==> job 339 <==
## conv
module conv(
           input Aclk,
           input rst,
           input [7:0] Xin,
           input [7:0] Kin,
           output reg [7:0] Rout,
           output reg result_done
       );
clock: 4.76 ns
lec_check: 0
cap_margin: 40
cell_pad_in_sites_global_placement: 2
core_margin: 10
core_utilization: 26
cts_cluster_diameter: 129
place_density: 0.8
setup_slack_margin: -0.2
slew_margin: 25
run.sh (not shown) runs the stock make flow with config.mk's settings and CLKGATE_MAP_FILE=.
==> job 8990: changes against job 339 <==
Settings changed: CAP_MARGIN 40 to 20, CELL_PAD_IN_SITES_GLOBAL_PLACEMENT 2 to unset, CORE_MARGIN 10 to 2, CORE_UTILIZATION 26 to 72, CTS_CLUSTER_DIAMETER 129 to unset, CTS_CLUSTER_SIZE set to 32, PLACE_DENSITY 0.8 to 0.73, SETUP_SLACK_MARGIN -0.2 to 1.64, SLEW_MARGIN 25 to 20.
==> flow/constraint.sdc (replaced) <==
create_clock -name core_clock -period 5.93 [get_ports {Aclk}]
set_input_delay 1.1860 -clock core_clock [delete_from_list [all_inputs] [get_ports {Aclk}]]
set_output_delay 1.1860 -clock core_clock [all_outputs]
set_load 0.01 [all_outputs]
==> run summary <==
Results of the run.

The global-route met1 utilization is 20.4%. The startpoint identified for the worst register-to-register timing path is kernel[2][3]. The repair_antennas step left the layout with diodes totalling 2. The iteration count recorded for the first detailed-route pass is 7. The via count of the first global-routing pass is 16100. The fraction of final cell area spent on non-clock buffers in this run is between 10% and 20%. The final design area excluding fillers is ~26000 um2. The number of setup violations in the final report is 6. The run finished, with violations left. The checks that failed: setup timing. The global routing report lists met3 layer usage as 2.21%. The number of buffers other than clock buffers in the final layout is 307. For the final routed database, the setup TNS stands at -7.42 ns. Across all setup checks in the final design, the least slack found is -2.02 ns.

Along the worst hold path, the cell count comes to 2.
# the run above: job 339

==> run summary <==
Results of the run.

Across all setup checks in the final design, the least slack found is -1.05 ns. Global routing consumed, on the met3 layer, roughly 11% of the routing resources. The kind of critical path is reg -> reg. The cell count of the worst hold path is 1. In the routed netlist, the antenna diode instances number 0.

For met1 alone, demand over resource in global routing was 54.0%. The relative area of non-clock buffer cells in the final design is approximately a tenth. The count of TritonRoute iterations in the first routing pass is 6. The reasons given for failing layout checks are setup timing. The layout stage reports a final design area of about 25000 um2. The setup TNS is -2.52 ns. The flow ran to the end, but the layout failed its checks.

The origin of the critical flop-to-flop path is kernel[3][2]. The number of setup violations in the final report is 4.
# the run above: job 8990



==> inputs of v35 <==
==> flow/design.v <==
`timescale 1ns/100ps
module conv(
           input Aclk,
           input rst,
           input [7:0] Xin,
           input [7:0] Kin,
           output reg [7:0] Rout,
           output reg result_done
       );
reg [7:0] pattern [9-1:0];
reg [4:0] daddr;
wire pattern_done;
reg [7:0] kernel [4-1:0];
reg [4:0] kaddr;
wire kernel_done;
reg [7:0] result [4-1:0];
reg [4:0] out_cnt;
integer i;
assign pattern_done = (daddr-1>=9) ? 1'd1 : 1'd0;
always@(posedge Aclk)
begin
    if(rst)
    begin
        for(i=0;i<9;i=i+1)
        begin
            pattern[i] <= 7'd0;
        end
        daddr <= 5'd1;   
    end
    else
    begin
        if(pattern_done)
        begin
            pattern[daddr] <= pattern[daddr];
            daddr <= daddr;
        end
        else
        begin
            pattern[daddr-1] <= Xin;
            daddr <= daddr + 5'd1;
        end
    end
end
assign kernel_done = (kaddr-1>=4) ? 1'd1 : 1'd0;
always@(posedge Aclk)
begin
    if(rst)
    begin
        for(i=0;i<4;i=i+1)
        begin
            kernel[i] <= 7'd0;
        end
        kaddr <= 5'd1;
    end
    else
    begin
        if(kernel_done)
        begin
            kernel[kaddr] <= kernel[kaddr];
            kaddr <= kaddr;
        end
        else
        begin
            kernel[kaddr-1] <= Kin;
            kaddr <= kaddr + 5'd1;
        end
    end
end
always@(*)
begin
    if(rst)
    begin
        for(i=0;i<4;i=i+1)
        begin
            result[i] = 7'd0;
        end
    end
    else
    begin
        if(pattern_done & kernel_done)
        begin
            result[0] = pattern[0]*kernel[0] + pattern[1]*kernel[1] + pattern[3]*kernel[2] + pattern[4]*kernel[3];
            result[1] = pattern[1]*kernel[0] + pattern[2]*kernel[1] + pattern[4]*kernel[2] + pattern[5]*kernel[3];
            result[2] = pattern[3]*kernel[0] + pattern[4]*kernel[1] + pattern[6]*kernel[2] + pattern[7]*kernel[3];
            result[3] = pattern[4]*kernel[0] + pattern[5]*kernel[1] + pattern[7]*kernel[2] + pattern[8]*kernel[3];
        end
        else
        begin
            for(i=0;i<4;i=i+1)
            begin
                result[i] = 7'd0;
            end
        end
    end
end
always@(posedge Aclk)
begin
    if(rst)
    begin
        result_done <= 1'd0;
    end
    else
    begin
        if(pattern_done & kernel_done)
        begin
            result_done <= 1'd1;
        end
        else
        begin
            result_done <= result_done;
        end
    end
end
always@(posedge Aclk)
begin
    if(rst)
    begin
        Rout <= 7'd0;
        out_cnt <= 5'd1;
    end
    else
    begin
        if(pattern_done & kernel_done)
        begin
            out_cnt <= out_cnt + 5'd1;
            Rout <= result[out_cnt-1];
        end
        else
        begin
            out_cnt <= 5'd1;
            Rout <= 5'd0;
        end
    end
end
endmodule
==> flow/run.sh <==
#!/bin/bash
# the make line also repeats each setting of config.mk as NAME=value (left out here)
make -C /OpenROAD-flow-scripts/flow DESIGN_CONFIG=/design/flow/config.mk WORK_HOME=/design/flow/orfs CLKGATE_MAP_FILE= finish
==> flow/config.mk <==
export PLATFORM = sky130hd
export DESIGN_NAME = conv
export DESIGN_NICKNAME = conv
export VERILOG_FILES = /design/flow/design.v
export SDC_FILE = /design/flow/constraint.sdc
export NUM_CORES = 4
export LEC_CHECK = 0
export CAP_MARGIN = 20
export CORE_MARGIN = 2
export CORE_UTILIZATION = 69
export CTS_CLUSTER_DIAMETER = 252
export CTS_CLUSTER_SIZE = 100
export SLEW_MARGIN = 20
==> flow/constraint.sdc <==
create_clock -name core_clock -period 10.0 [get_ports {Aclk}]
set_input_delay 2.0000 -clock core_clock [delete_from_list [all_inputs] [get_ports {Aclk}]]
set_output_delay 2.0000 -clock core_clock [all_outputs]
set_load 0.01 [all_outputs]
==> inputs of v9, as changes to v35 <==
Settings changed: CORE_UTILIZATION 69 to 59, CTS_CLUSTER_DIAMETER 252 to default, CTS_CLUSTER_SIZE 100 to default.
==> flow/constraint.sdc (replaced) <==
create_clock -name core_clock -period 5.12 [get_ports {Aclk}]
set_input_delay 1.0240 -clock core_clock [delete_from_list [all_inputs] [get_ports {Aclk}]]
set_output_delay 1.0240 -clock core_clock [all_outputs]
set_load 0.01 [all_outputs]
==> results <==
quantity	v35	v9
Placed cell count	2,628	2,916
Via count of the first global-routing pass	16,000	17,000
GR Layer Usage met1	51.1%	48.1%
Setup slack after layout	2460 ps	-1660 ps
Via count of the routed design	15,200	16,000
Clock-cell share of area	3.01%	2.32%
Highest layer used for signal routing	met4	met5
Status	no timing/DRC/antenna violations	failed layout checks
Layout check failures	-	setup timing
Share of the final layout cell area in sequential cells	15.7%	13.9%
Final-report setup violation count	0	5
Arrival time at the worst endpoint	7930 ps	7110 ps
Number of filler cells placed in the layout	2,329	2,792
Reg2reg path depth	23	20
Max Clock Skew	19.4 ps	19.5 ps
Detailed placer's ending HPWL	42,700 um	52,500 um
Worst Setup SP	kernel[0][3]	kernel[2][4]
Post-cts sizing count	0	46
Final net count	2,820	3,079


==> inputs of build 4 <==
Starts from the design.v that is shown in full above.
export LEC_CHECK = 0
export CAP_MARGIN = 20
export CORE_MARGIN = 2
export CORE_UTILIZATION = 65
export SETUP_SLACK_MARGIN = 1.17
export SLEW_MARGIN = 20
create_clock -name core_clock -period 6.53 [get_ports {Aclk}]
==> trial 25 (differences from build 4) <==
Settings changed: CORE_UTILIZATION 65 to 64, SETUP_SLACK_MARGIN 1.17 to 1.85.
==> flow/constraint.sdc (replaced) <==
create_clock -name core_clock -period 6.99 [get_ports {Aclk}]
set_input_delay 1.3980 -clock core_clock [delete_from_list [all_inputs] [get_ports {Aclk}]]
set_output_delay 1.3980 -clock core_clock [all_outputs]
set_load 0.01 [all_outputs]
==> build 11 (differences from build 4) <==
Settings changed: CORE_UTILIZATION 65 to 69, CTS_CLUSTER_DIAMETER set to 368, CTS_CLUSTER_SIZE set to 100, SETUP_SLACK_MARGIN 1.17 to unset, TNS_END_PERCENT set to 20.
==> flow/constraint.sdc (replaced) <==
create_clock -name core_clock -period 10.0 [get_ports {Aclk}]
set_input_delay 2.0000 -clock core_clock [delete_from_list [all_inputs] [get_ports {Aclk}]]
set_output_delay 2.0000 -clock core_clock [all_outputs]
set_load 0.01 [all_outputs]
==> run summary <==
impl run done, here's what came out: outcome=finished clean, routing usage on met2=approximately three fifths, total non-filler cell area in the finished layout=about 0.024 mm^2, logic gate fraction of the total cell area=between 60% and 70%
(the above is from trial 25)
==> run summary <==
impl run done, here's what came out: outcome=finished with violations, layout violations=setup timing, final setup violating endpoints=2, routing usage on met2=61.5%, logic gate fraction of the total cell area=roughly 65%, slack of the critical path=-167 ps
(the above is from build 4)
==> run summary <==
impl run done, here's what came out: critical path, cell by cell=nand2_1, fa_1, inv_1, fa_1, inv_1, fa_1, fa_1, fa_1, inv_1, fa_1, fa_1, inv_1, fa_1, inv_1, ha_1, a21o_1, a21oi_1, xnor2_1, xnor2_1, xnor2_1, xnor3_1, a21oi_1, a21boi_2, logic gate fraction of the total cell area=69.6%, outcome=finished clean, total non-filler cell area in the finished layout=roughly 0.023 mm^2, area share of the largest cell type after synthesis=a little over a quarter, layer with the highest usage after global routing=met2
(the above is from build 11)


==> inputs of run a <==
Starts from the design.v that is shown in full above.
Settings: LEC_CHECK=0, CAP_MARGIN=20, CORE_MARGIN=2, CORE_UTILIZATION=72, CTS_CLUSTER_DIAMETER=205, PLACE_DENSITY_LB_ADDON=0.03, SLEW_MARGIN=20; clock period 6.45 ns.
==> run b (differences from run a) <==
- CORE_UTILIZATION: 72 -> 66
- CTS_CLUSTER_DIAMETER: 205 -> unset
- CTS_CLUSTER_SIZE: unset -> 32
- PLACE_DENSITY_LB_ADDON: 0.03 -> unset
==> flow/constraint.sdc (replaced) <==
create_clock -name core_clock -period 5.93 [get_ports {Aclk}]
set_input_delay 1.1860 -clock core_clock [delete_from_list [all_inputs] [get_ports {Aclk}]]
set_output_delay 1.1860 -clock core_clock [all_outputs]
set_load 0.01 [all_outputs]
==> qor summary <==
                                                                                run a                       run b
Status                                                     complete, but fails checks  complete, but fails checks
Layout check failures                                            negative setup slack        negative setup slack
Inserted Diodes                                                                     2                           1
Highest clock rate                                                          0.145 GHz                   0.146 GHz
Worst min-delay path startpoint                                 kaddr[4]$_SDFFE_PP0P_    result_done$_SDFFE_PP0P_
Measured slew at the worst slew-check pin                                     1.02 ns                    0.876 ns
Die Y-Extent                                                                   176 um                      184 um
Max layer used                                                                   met5                        met4
Number of global-route vias before repair                                       18400                       17300
Clock buf count                                                                    19                          17
Share of cell area taken by multi-input logic gates                             64.3%                       64.4%
Path depth of the worst reg2reg path                                               24                          25
Maximum fanout along the worst path                                                 5                           7
Start point of the critical path                           kernel[0][3]$_SDFFCE_PN0P_      kernel[3][4]$_DFFE_PP_
Largest net degree at the start of global routing                                  33                          25
Sink of the worst hold path                                     kaddr[4]$_SDFFE_PP0P_    result_done$_SDFFE_PP0P_
Area inside the core boundary                                             28900 sq um                 31600 sq um
Final instance count without filler cells                                        2875                        2894
Growth of design area from synthesis to finish                                  17.1%                       16.1%
Die Width                                                                      176 um                      184 um
Num tapcells                                                                      384                         402
Detailed-route wire length per cell                                           23.6 um                     21.3 um
Portion of the layout cell area used by non-clock buffers                       10.4%                       10.0%


==> inputs of 11-13 <==
// conv: RTL as listed in full above, without the edits since
Settings: LEC_CHECK=0, CAP_MARGIN=20, CORE_MARGIN=2, CORE_UTILIZATION=40, SLEW_MARGIN=20; clock period 10.0 ns.
==> 06-01 (differences from 11-13) <==
Settings changed: CORE_UTILIZATION 40 to 69, CTS_CLUSTER_DIAMETER from default to 230, CTS_CLUSTER_SIZE from default to 42.
==> summary of the runs <==
- 06-01 finished with timing, DRC and antenna clean. 11-13 passed the timing, DRC and antenna checks.
- Against 11-13, the critical path depth of 06-01 is lower by 1.
- Between 11-13 and 06-01, the lower cell area is in 06-01 (gap 1.6%, measured against 06-01).
- Of 06-01 and 11-13, 06-01 has the higher first-iteration DRC count (gap 5.3%, measured against 11-13).
- In 06-01 the worst hold slack is lower than in 11-13, by 0.020 ns.
- Against 11-13, the non-clock buffer count of 06-01 is lower by 5.
- In 06-01 the via count is larger than in 11-13, by about 1.6%.
==> figures <==
| item | 11-13 | 06-01 |
|---|---|---|
| Result of the run | no timing/DRC/antenna violations | no timing/DRC/antenna violations |
| Arrival time at the worst endpoint | 8.12 ns | 7.93 ns |
| Die ar. | 0.0551 sq mm | 0.0323 sq mm |
| Global routing met2 resource utilization | 36.2% | 60.7% |
| Routed len/inst | 20.6 um | 21.7 um |
| Total Routing Usage GR | 22.7% | 37.6% |
| Number of global-route vias before repair | 16000 | 16000 |
| Worst clock skew | 0.0141 ns | 0.0194 ns |
| Final core occ | 43.6% | 74.0% |
| Number of diodes | 1 | 0 |
| Fraction of standard cell area in multi-input logic | 68.5% | 69.6% |
| Met2 layer wire length in the routed design | 27600 um | 26300 um |
| Post-layout period usage of the worst path | 77.5% | 75.4% |


==> trial 71: inputs <==
// conv: RTL as listed in full above, without the edits since
clock: 6.9 ns
lec_check: 0
abc_area: 1
cap_margin: 20
core_margin: 2
core_utilization: 58
slew_margin: 20
tns_end_percent: 85
==> build 65: changes against trial 71 <==
--- a/flow/config.mk
+++ b/flow/config.mk
@@ -6,8 +6,9 @@
 export NUM_CORES = 4
 export LEC_CHECK = 0
-export ABC_AREA = 1
 export CAP_MARGIN = 20
 export CORE_MARGIN = 2
-export CORE_UTILIZATION = 58
+export CORE_UTILIZATION = 52
+export CTS_CLUSTER_SIZE = 10
+export PLACE_DENSITY = 0.4
+export SETUP_SLACK_MARGIN = 1.17
 export SLEW_MARGIN = 20
-export TNS_END_PERCENT = 85
==> flow/constraint.sdc (replaced) <==
create_clock -name core_clock -period 4.88 [get_ports {Aclk}]
set_input_delay 0.9760 -clock core_clock [delete_from_list [all_inputs] [get_ports {Aclk}]]
set_output_delay 0.9760 -clock core_clock [all_outputs]
set_load 0.01 [all_outputs]
==> trial 76: changes against trial 71 <==
--- a/flow/config.mk
+++ b/flow/config.mk
@@ -6,8 +6,6 @@
 export NUM_CORES = 4
 export LEC_CHECK = 0
-export ABC_AREA = 1
 export CAP_MARGIN = 20
 export CORE_MARGIN = 2
-export CORE_UTILIZATION = 58
+export CORE_UTILIZATION = 65
 export SLEW_MARGIN = 20
-export TNS_END_PERCENT = 85
==> flow/constraint.sdc (replaced) <==
create_clock -name core_clock -period 6.45 [get_ports {Aclk}]
set_input_delay 1.2900 -clock core_clock [delete_from_list [all_inputs] [get_ports {Aclk}]]
set_output_delay 1.2900 -clock core_clock [all_outputs]
set_load 0.01 [all_outputs]
==> GITHUB_STEP_SUMMARY <==
### Metrics collected by this job

| Metric | Value |
|---|---|
| Met3 wire len | 6563 um |
| Final period util | 97.16% |
| Met1 Wirelength | 28590 um |
| Largest cells by area | fa_1 25%, nand2_1 16%, inv_1 15% |
| Logic inverters | 932 |
| DR vias | 19340 |
| Fraction of area in multi-input gates | 61.01% |
| Synth top cells by count | 960 x nand2_1, 918 x inv_1, 288 x fa_1 |
| Status | finished clean |
| Vias in the first global route | 19652 |
-- figures above: trial 71

==> GITHUB_STEP_SUMMARY <==
### Metrics collected by this job

| Metric | Value |
|---|---|
| Status | failed layout checks |
| SO Viols | negative setup slack |
| Met1 Wirelength | 29160 um |
| Largest cells by area | fa_1 27%, ha_1 15%, edfxtp_1 15% |
| Final setup viols | 6 |
| Logic inverters | 446 |
| Fraction of area in multi-input gates | 63.27% |
| Final worst setup slack | -1968 ps |
-- figures above: build 65

==> GITHUB_STEP_SUMMARY <==
### Metrics collected by this job

| Metric | Value |
|---|---|
| SO Viols | negative setup slack |
| Met3 wire len | 5509 um |
| Final period util | 106.1% |
| Largest cells by area | fa_1 27%, ha_1 15%, edfxtp_1 15% |
| Logic inverters | 446 |
| Met1 Wirelength | 24550 um |
| Final setup viols | 3 |
| Final worst setup slack | -393.8 ps |
| DR vias | 16046 |
| Status | failed layout checks |
-- figures above: trial 76

